==> inputs of juniper <==
==> flow/design.v <==
module converter_ascii_number (
	input [7:0] ascii_in,
	output[7:0] number_out);
	assign number_out = ascii_in;
endmodule
module operator_converter (
	input [7:0] in,
	output [7:0] out
);
localparam ADD = 0,
			SUB = 1,
			MULT = 2,
			DIV = 3;
assign out = (in == 8'd20) ? ADD : (in == 8'd21) ? SUB : (in == 8'd22) ? MULT : DIV;
endmodule
module convert_to_number
(
	input [7:0] num0,
	input [7:0] num1,
	input [7:0] num2,
	input [1:0] mode,
	output reg [7:0] out
);
always @(*) begin
	if (mode == 2'd0) begin
		out = num0;
	end
	else if (mode == 2'd1) begin
		out = num0*10 + num1;
	end
	else begin
		out = num0*100 + num1*10 + num2;
	end
end
endmodule
module divider (
	input clk,
	output rfd,
	input [7:0] dividend,
	input [7:0] divisor,
	output [7:0] quotient,
	output [7:0] fractional
);
	assign rfd = 1'b1;
	assign quotient = (divisor == 8'd0) ? 8'hFF : dividend / divisor;
	assign fractional = (divisor == 8'd0) ? dividend : dividend % divisor;
endmodule
module stack #(parameter size = 100)(
	input rst,
	input clk,
	input [7:0] data_in,
	input push_en,
	input pop_en,
	output [7:0] data_out,
	output is_empty	
);
	reg [7: 0] mem[size-1:0];
	reg[7:0] sp;
	always @(posedge clk) begin : proc_push
		if (rst)
			sp <= 0;
		else begin
			if (push_en) begin
				mem[sp] <= data_in;
				sp <= sp + 1;
			end
			if (pop_en) begin
					sp <= sp - 1'd1;
			end
		end
	end
	assign is_empty = (sp == 0);
	assign data_out = is_empty ? 8'd0 : mem[sp-1];
endmodule
module datapath (
	input clk,
	input rst,
	input num0_en,
	input num1_en,
	input num2_en,
	input index_cnt,
	input sel,
	input [1:0] mode,
	input operand_push,
	input operand_pop,
	input operator_push,
	input operator_pop,
	input num_clr,
	input result_en,
	input op1_en,
	input op2_en,
	input operator_en,
	output is_operand,
	output is_operator,
	output is_lt,
	output is_empty,
	output is_hash,
	output [7:0] data_out,
	output [7:0] rm,
	output rfd,
	output is_div,
	output op_is_empty,
	input [7:0] rom_data_in,
	output [6:0] rom_addr
);
localparam ADD = 0,
			SUB = 1,
			MULT = 2,
			DIV = 3;
wire [7:0] rom_data;
wire [7:0] converted_operator;
wire [7:0] converted_asci;
wire [7:0] convereted_decimal;
wire [7:0] top_operator;
wire [7:0] top_operand;
wire [7:0] operand_data_in;
wire [7:0] operator_data_in;
wire [7:0] divider_out, fractional;
wire operand_empty;
reg [7:0] num0, num1, num2;
reg [6:0] rom_index;
reg [7:0] result;
reg [7:0] op1, op2;
reg [7:0] operator;
assign rm = op2;
assign op_is_empty = is_empty;
assign rom_data = rom_data_in;
assign rom_addr = rom_index;
converter_ascii_number ascii_converter(rom_data, converted_asci);
convert_to_number decimal_converter(num0, num1, num2, mode, convereted_decimal);
operator_converter operator_converter(rom_data, converted_operator);
stack operands(.rst(rst), .clk(clk), .data_in(operand_data_in), .push_en(operand_push), .pop_en(operand_pop), .data_out(top_operand), .is_empty(operand_empty));
stack operators(.rst(rst), .clk(clk), .data_in(converted_operator), .push_en(operator_push), .pop_en(operator_pop), .data_out(top_operator), .is_empty(is_empty));
divider divider (
	.clk(clk),  
	.rfd(rfd),  
	.dividend(op1),  
	.divisor(op2),  
	.quotient(divider_out),  
	.fractional(fractional)
);  
assign is_div = top_operator == DIV;
assign data_out = top_operand;
assign operand_data_in = sel ? result : convereted_decimal;
assign is_operand = (rom_data >= 0 && rom_data < 10) ? 1 : 0;
assign is_operator = (rom_data >= 20 && rom_data <= 30) ? 1 : 0;
assign is_hash = rom_data == 8'd10;
assign is_lt = is_empty? 0: (converted_operator==ADD && (top_operator==SUB || top_operator==MULT || top_operator==DIV))
 		|| (converted_operator==SUB && (top_operator==MULT || top_operator==DIV)) 
		|| (converted_operator==DIV && (top_operator==MULT || top_operator==DIV));
always @(posedge clk) begin
	if (rst || num_clr) begin
		num0 <= 0;
		num1 <= 0;
		num2 <= 0;
	end
	else if (num0_en)
		num0 <= rom_data;
	else if (num1_en)
		num1 <= rom_data;
	else if (num2_en)
		num2 <= rom_data;
end
always @(posedge clk) begin
	if (rst) begin
		op1 <= 0;
		op2 <= 0;
	end
	else if (op1_en)
		op1 <= top_operand;
	else if (op2_en)
		op2 <= top_operand; 
end
always @(posedge clk) begin
	if (rst)
		operator <= 0;
	else if (operator_en)
		operator <= top_operator;
end
always @(posedge clk) begin
	if (rst)
		rom_index <= 0;
	else if (index_cnt)
		rom_index <= rom_index + 1;
end
always @(*) begin
	result = 0;
	begin
		if (operator == ADD) result = op1 + op2;
		else if (operator == SUB) result = op1 - op2;
		else if (operator == MULT) result = op1 * op2;
		else if (operator == DIV) result = divider_out;
	end
end
endmodule
module controller(
	input clk,
	input rst,
	input start,
	input is_operand,
	input is_operator,
	input is_lt,
	input is_empty,
	input is_hash,
	input is_div,
	input op_is_empty,
	output reg num0_en,
	output reg num1_en,
	output reg num2_en,
	output reg index_cnt,
	output reg sel,
	output reg operand_push,
	output reg operator_push,
	output reg operand_pop,
	output reg operator_pop,
	output reg num_clr,
	output reg result_en,
	output reg op1_en,
	output reg op2_en,
	output reg operator_en,
	output [1:0] mode,
	output reg done,
	output reg [4:0] ps
);
reg [4:0] ns, div_count;
reg [1:0] count;
assign mode = count-1;
always @(*) begin
	ns = 5'd0;
	case (ps)
		5'd0: if(start) ns = 1;
			else ns = 0;
		5'd1: if(is_operand) ns = 2;
			  else if(is_hash) ns = 9;
		5'd3: if(is_operator && is_lt==0) ns = 8;
				else if(is_operator && is_lt) ns = 17;
				else if (is_operand) ns=2;
			  else if(is_hash) ns = 9;
		5'd8: ns = 1;
		5'd10: if(op_is_empty) ns = 16;
				else ns = 11;
		5'd14: if(is_div &&  div_count<15 ) ns = 5'd14;
				else ns = 5'd15;
		5'd15: if(op_is_empty) ns = 16;
				else ns = 10;
		5'd16: ns = 16;
		5'd22: if(div_count<15 && is_div) ns = 5'd22;
				else ns = 5'd23;
		5'd24: ns = 1;
		default: ns = ps + 1;
	endcase
end
always @(posedge clk) begin
	if (rst) begin
		ps <= 5'd0;
		div_count <= 0;
	end
	else begin
		ps <= ns;
		if (ps==10)
			div_count <= 0;
		if (is_div && ps>10)
			div_count <= div_count + 1;
		if (ps==2)
			count <= count + 1;
		if (ps==1) begin
			count <= 0;
		end
	end
end
always @(*) begin
	num0_en = 0;
	num1_en = 0;
	num2_en = 0;
	index_cnt = 0;
	sel = 0;
	operand_push = 0;
	operator_push = 0;
	operand_pop = 0;
	operator_pop = 0;
	num_clr = 0;
	result_en = 0;
	op1_en = 0;
	op2_en = 0;
	operator_en = 0;
	done = 0;
	case (ps)
		5'd1:begin
			num_clr = 1;
		end
		5'd2: begin
			if (count==0)
				num0_en = 1;
			else if(count==1)
				num1_en = 1;
			else if (count==2)
				num2_en = 1;
			index_cnt = 1;
		end
		5'd8: begin
			operand_push = 1;
			operator_push = 1;
			index_cnt = 1;
		end
		5'd9: begin
			operand_push = 1;
		end
		5'd10: begin
			op2_en = 1;
			operator_en = 1;
		end
		5'd11: begin
			operand_pop = 1;
		end
		5'd12: begin
			op1_en = 1;
		end
		5'd13: begin
			operand_pop = 1;
		end
		5'd15: begin
			result_en = 1;
			operator_pop = 1;
			sel = 1;
			operand_push = 1;
		end
		5'd16: begin
			done = 1;
		end
		5'd17: begin
			operand_push = 1;
		end
		5'd18: begin
			op2_en = 1;
			operator_en = 1;
		end
		5'd19: begin
			operand_pop = 1;
		end
		5'd20: begin
			op1_en = 1;
		end
		5'd21: begin
			operand_pop = 1;
		end
		5'd23: begin
			operator_pop = 1;
			result_en = 1;
		end
		5'd24: begin
			sel = 1;
			operand_push = 1;
			operator_push = 1;
			index_cnt = 1;
		end
		default:
			sel = 0;
	endcase
end
endmodule
module calculator
(	
	input clk, 
	input rst,
	input start,
	input [7:0] rom_data,
	output [6:0] rom_addr,
	output done,
	output [7:0] result
);
wire is_operand, is_operator, is_lt, is_empty, is_hash,
	num0_en, num1_en, num2_en, index_cnt, sel, operand_push, operator_push,
	operand_pop, operator_pop, num_clr, result_en, op1_en, op2_en, operator_en, rfd, is_div, op_is_empty;
wire [1:0] mode;
wire [7:0] data_out, inx;
wire [4:0] ps;
controller ctrl(clk, rst, start, is_operand, is_operator, is_lt, is_empty, is_hash, is_div, op_is_empty,
				num0_en, num1_en, num2_en, index_cnt, sel, operand_push, operator_push,
				operand_pop, operator_pop, num_clr, result_en, op1_en, op2_en,
				operator_en, mode, done, ps);
datapath dp(clk, rst, num0_en, num1_en, num2_en, index_cnt, sel, mode, operand_push,
			operand_pop, operator_push, operator_pop, num_clr, result_en, op1_en,
			op2_en, operator_en, is_operand, is_operator, is_lt, is_empty, is_hash, data_out, inx, rfd, is_div, op_is_empty,
			rom_data, rom_addr);
assign result = data_out;
endmodule
==> flow/run.sh <==
#!/bin/bash
# the make line also repeats each setting of config.mk as NAME=value (left out here)
make -C /OpenROAD-flow-scripts/flow DESIGN_CONFIG=/design/flow/config.mk WORK_HOME=/design/flow/orfs CLKGATE_MAP_FILE= finish
==> flow/config.mk <==
export PLATFORM = sky130hd
export DESIGN_NAME = calculator
export DESIGN_NICKNAME = calculator
export VERILOG_FILES = /design/flow/design.v
export SDC_FILE = /design/flow/constraint.sdc
export NUM_CORES = 4
export LEC_CHECK = 0
export CAP_MARGIN = 20
export CORE_ASPECT_RATIO = 0.5
export CORE_MARGIN = 2
export CORE_UTILIZATION = 70
export CTS_CLUSTER_SIZE = 40
export HOLD_SLACK_MARGIN = 0.28
export PLACE_DENSITY_LB_ADDON = 0.0
export SETUP_SLACK_MARGIN = 1.54
export SLEW_MARGIN = 20
export TNS_END_PERCENT = 5
==> flow/constraint.sdc <==
create_clock -name core_clock -period 6.5 [get_ports {clk}]
set_input_delay 1.3000 -clock core_clock [delete_from_list [all_inputs] [get_ports {clk}]]
set_output_delay 1.3000 -clock core_clock [all_outputs]
set_load 0.01 [all_outputs]
==> amber: changes against juniper <==
==> flow/config.mk (replaced) <==
export PLATFORM = sky130hd
export DESIGN_NAME = calculator
export DESIGN_NICKNAME = calculator
export VERILOG_FILES = /design/flow/design.v
export SDC_FILE = /design/flow/constraint.sdc
export NUM_CORES = 4
export LEC_CHECK = 0
export ABC_AREA = 1
export CAP_MARGIN = 20
export CORE_ASPECT_RATIO = 0.7
export CORE_MARGIN = 2
export CORE_UTILIZATION = 72
export CTS_CLUSTER_DIAMETER = 330
export CTS_CLUSTER_SIZE = 10
export HOLD_SLACK_MARGIN = 0.28
export SETUP_SLACK_MARGIN = 1.98
export SLEW_MARGIN = 20
==> flow/constraint.sdc (replaced) <==
create_clock -name core_clock -period 6.77 [get_ports {clk}]
set_input_delay 1.3540 -clock core_clock [delete_from_list [all_inputs] [get_ports {clk}]]
set_output_delay 1.3540 -clock core_clock [all_outputs]
set_load 0.01 [all_outputs]
==> CHANGELOG.md <==
## Flow update

- Total placed cells including tap cells: 3713
- Sequential share of cell area: 58.3%
- Fail Reasons: setup timing
- Finished Cell Area: 0.0542 mm^2
- Worst Slack Setup Final: -4.33 ns
- Final Setup Violations: 400
- Core area: 0.0670 mm^2
- Synth unique cells: 80
- Status: complete, but fails checks
- Met2 WL: 61300 um
- HPWL Detailed: 67900 um
- GRT busiest layer: met2
That was juniper.
==> CHANGELOG.md <==
## Flow update

- Status: complete, but fails checks
- Fail Reasons: setup timing
- GRT busiest layer: met1
- Met2 WL: 57900 um
- Worst Slack Setup Final: -2.58 ns
- Core area: 0.0681 mm^2
- Sequential share of cell area: 56.8%
- Total placed cells including tap cells: 5404
- Finished Cell Area: 0.0556 mm^2
- Synth unique cells: 64
- HPWL Detailed: 74800 um
- Final Setup Violations: 300
That was amber.

========
==> branch maple <==
RTL: the design.v shown in full above, as it stands there.
Settings: LEC_CHECK=0, ABC_AREA=1, CAP_MARGIN=20, CORE_MARGIN=2, CORE_UTILIZATION=72, CTS_CLUSTER_DIAMETER=197, CTS_CLUSTER_SIZE=15, PLACE_DENSITY_LB_ADDON=0.2, SETUP_SLACK_MARGIN=2.74, SLEW_MARGIN=20; clock period 9.68 ns.
run.sh (not shown) runs the stock make flow with config.mk's settings and CLKGATE_MAP_FILE=.
==> branch umber: changes against branch maple <==
ABC_AREA = unset   (was 1)
CAP_MARGIN = 35   (was 20)
CORE_ASPECT_RATIO = 0.89   (was unset)
CTS_CLUSTER_DIAMETER = 382   (was 197)
CTS_CLUSTER_SIZE = 18   (was 15)
PLACE_DENSITY = 0.35   (was unset)
PLACE_DENSITY_LB_ADDON = unset   (was 0.2)
SETUP_SLACK_MARGIN = 1.9   (was 2.74)
==> flow/constraint.sdc (replaced) <==
create_clock -name core_clock -period 6.5 [get_ports {clk}]
set_input_delay 1.3000 -clock core_clock [delete_from_list [all_inputs] [get_ports {clk}]]
set_output_delay 1.3000 -clock core_clock [all_outputs]
set_load 0.01 [all_outputs]
==> results <==
quantity                                                                  branch umber  branch maple
GR Util met3                                                                    8.497%        6.534%
Rel. slew slack                                                                 20.68%        17.86%
Cell count listed in synth_stat.txt                                               2760          4571
Tool warnings                                                                       63            70
Number of well taps                                                                855           882
Status                                                      complete, but fails checks  no timing/DRC/antenna violations
Violated checks                                                   negative setup slack             -
Share of Yosys cell area claimed by the top area cell type                      63.40%        60.80%
Max Clk Rate                                                                 90.62 MHz     107.1 MHz
Sequential share of the synthesized area                                        66.57%        63.83%
Req. time, crit path                                                           6910 ps      10190 ps
Post-route minimum period                                                     11030 ps       9337 ps
Hold Crit Start                                                             dp.num2[0]    dp.num1[7]
Cell count of the worst reg-to-reg path                                             59            68
PnR worst setup slack                                                         -4535 ps      342.9 ps
Die Width                                                                     276.1 um      266.2 um
Aoi share                                                                       3.538%        8.995%

========
==> run P <==
RTL: the design.v shown in full above, as it stands there.
Settings: LEC_CHECK=0, CAP_MARGIN=20, CORE_MARGIN=2, CORE_UTILIZATION=40, CTS_CLUSTER_DIAMETER=204, GPL_TIMING_DRIVEN=0, SLEW_MARGIN=20; clock period 12.0 ns.
==> run B (differences from run P) <==
- ABC_AREA: default -> 1
- CORE_UTILIZATION: 40 -> 72
- CTS_CLUSTER_DIAMETER: 204 -> 197
- GPL_TIMING_DRIVEN: 0 -> default
- PLACE_DENSITY_LB_ADDON: default -> 0.2
==> flow/constraint.sdc (replaced) <==
create_clock -name core_clock -period 9.68 [get_ports {clk}]
set_input_delay 1.9360 -clock core_clock [delete_from_list [all_inputs] [get_ports {clk}]]
set_output_delay 1.9360 -clock core_clock [all_outputs]
set_load 0.01 [all_outputs]
==> run Z (differences from run P) <==
- ABC_AREA: default -> 1
- CORE_UTILIZATION: 40 -> 72
- CTS_CLUSTER_DIAMETER: 204 -> 313
- CTS_CLUSTER_SIZE: default -> 10
- GPL_TIMING_DRIVEN: 0 -> default
- PLACE_DENSITY: default -> 0.38
- SETUP_SLACK_MARGIN: default -> 1.76
- TNS_END_PERCENT: default -> 5
==> flow/constraint.sdc (replaced) <==
create_clock -name core_clock -period 6.03 [get_ports {clk}]
set_input_delay 1.2060 -clock core_clock [delete_from_list [all_inputs] [get_ports {clk}]]
set_output_delay 1.2060 -clock core_clock [all_outputs]
set_load 0.01 [all_outputs]
==> results <==
Run P finished clean. Run B completed with no timing, DRC or antenna violations. Run Z completed, yet does not pass: negative setup slack.
Worst setup slack, highest first: run P, run B, run Z.
The highest core utilization belongs to run Z, the lowest to run P.
Sequential share of layout area: run B > run P > run Z.
==> figures <==
| item | run Z | run P | run B |
|---|---|---|---|
| Result of the run | complete, but fails checks | no timing/DRC/antenna violations | no timing/DRC/antenna violations |
| Layout check failures | negative setup slack | - | - |
| Area after detailed placement | 0.05138 mm² | 0.05065 mm² | 0.05039 mm² |
| Cell with the most instances after synthesis | sky130_fd_sc_hd__nand2_1 | sky130_fd_sc_hd__edfxtp_1 | sky130_fd_sc_hd__nand2_1 |
| Pre-placement core utilization | 0.7241 | 0.4024 | 0.7241 |
| Footprint of the multi-input gates | 0.01622 mm² | 0.01540 mm² | 0.01617 mm² |
| Cells after DPL | 5394 | 4364 | 5296 |
| Average vias per placed instance | 6.410 | 5.705 | 6.486 |
| Worst path setup slack after routing | -3.112 ns | 0.4946 ns | 0.4836 ns |
| Nets at Floorplan | 4732 | 2921 | 4732 |
| Area fraction in mux cells | 0 | 0.1621 | 0 |
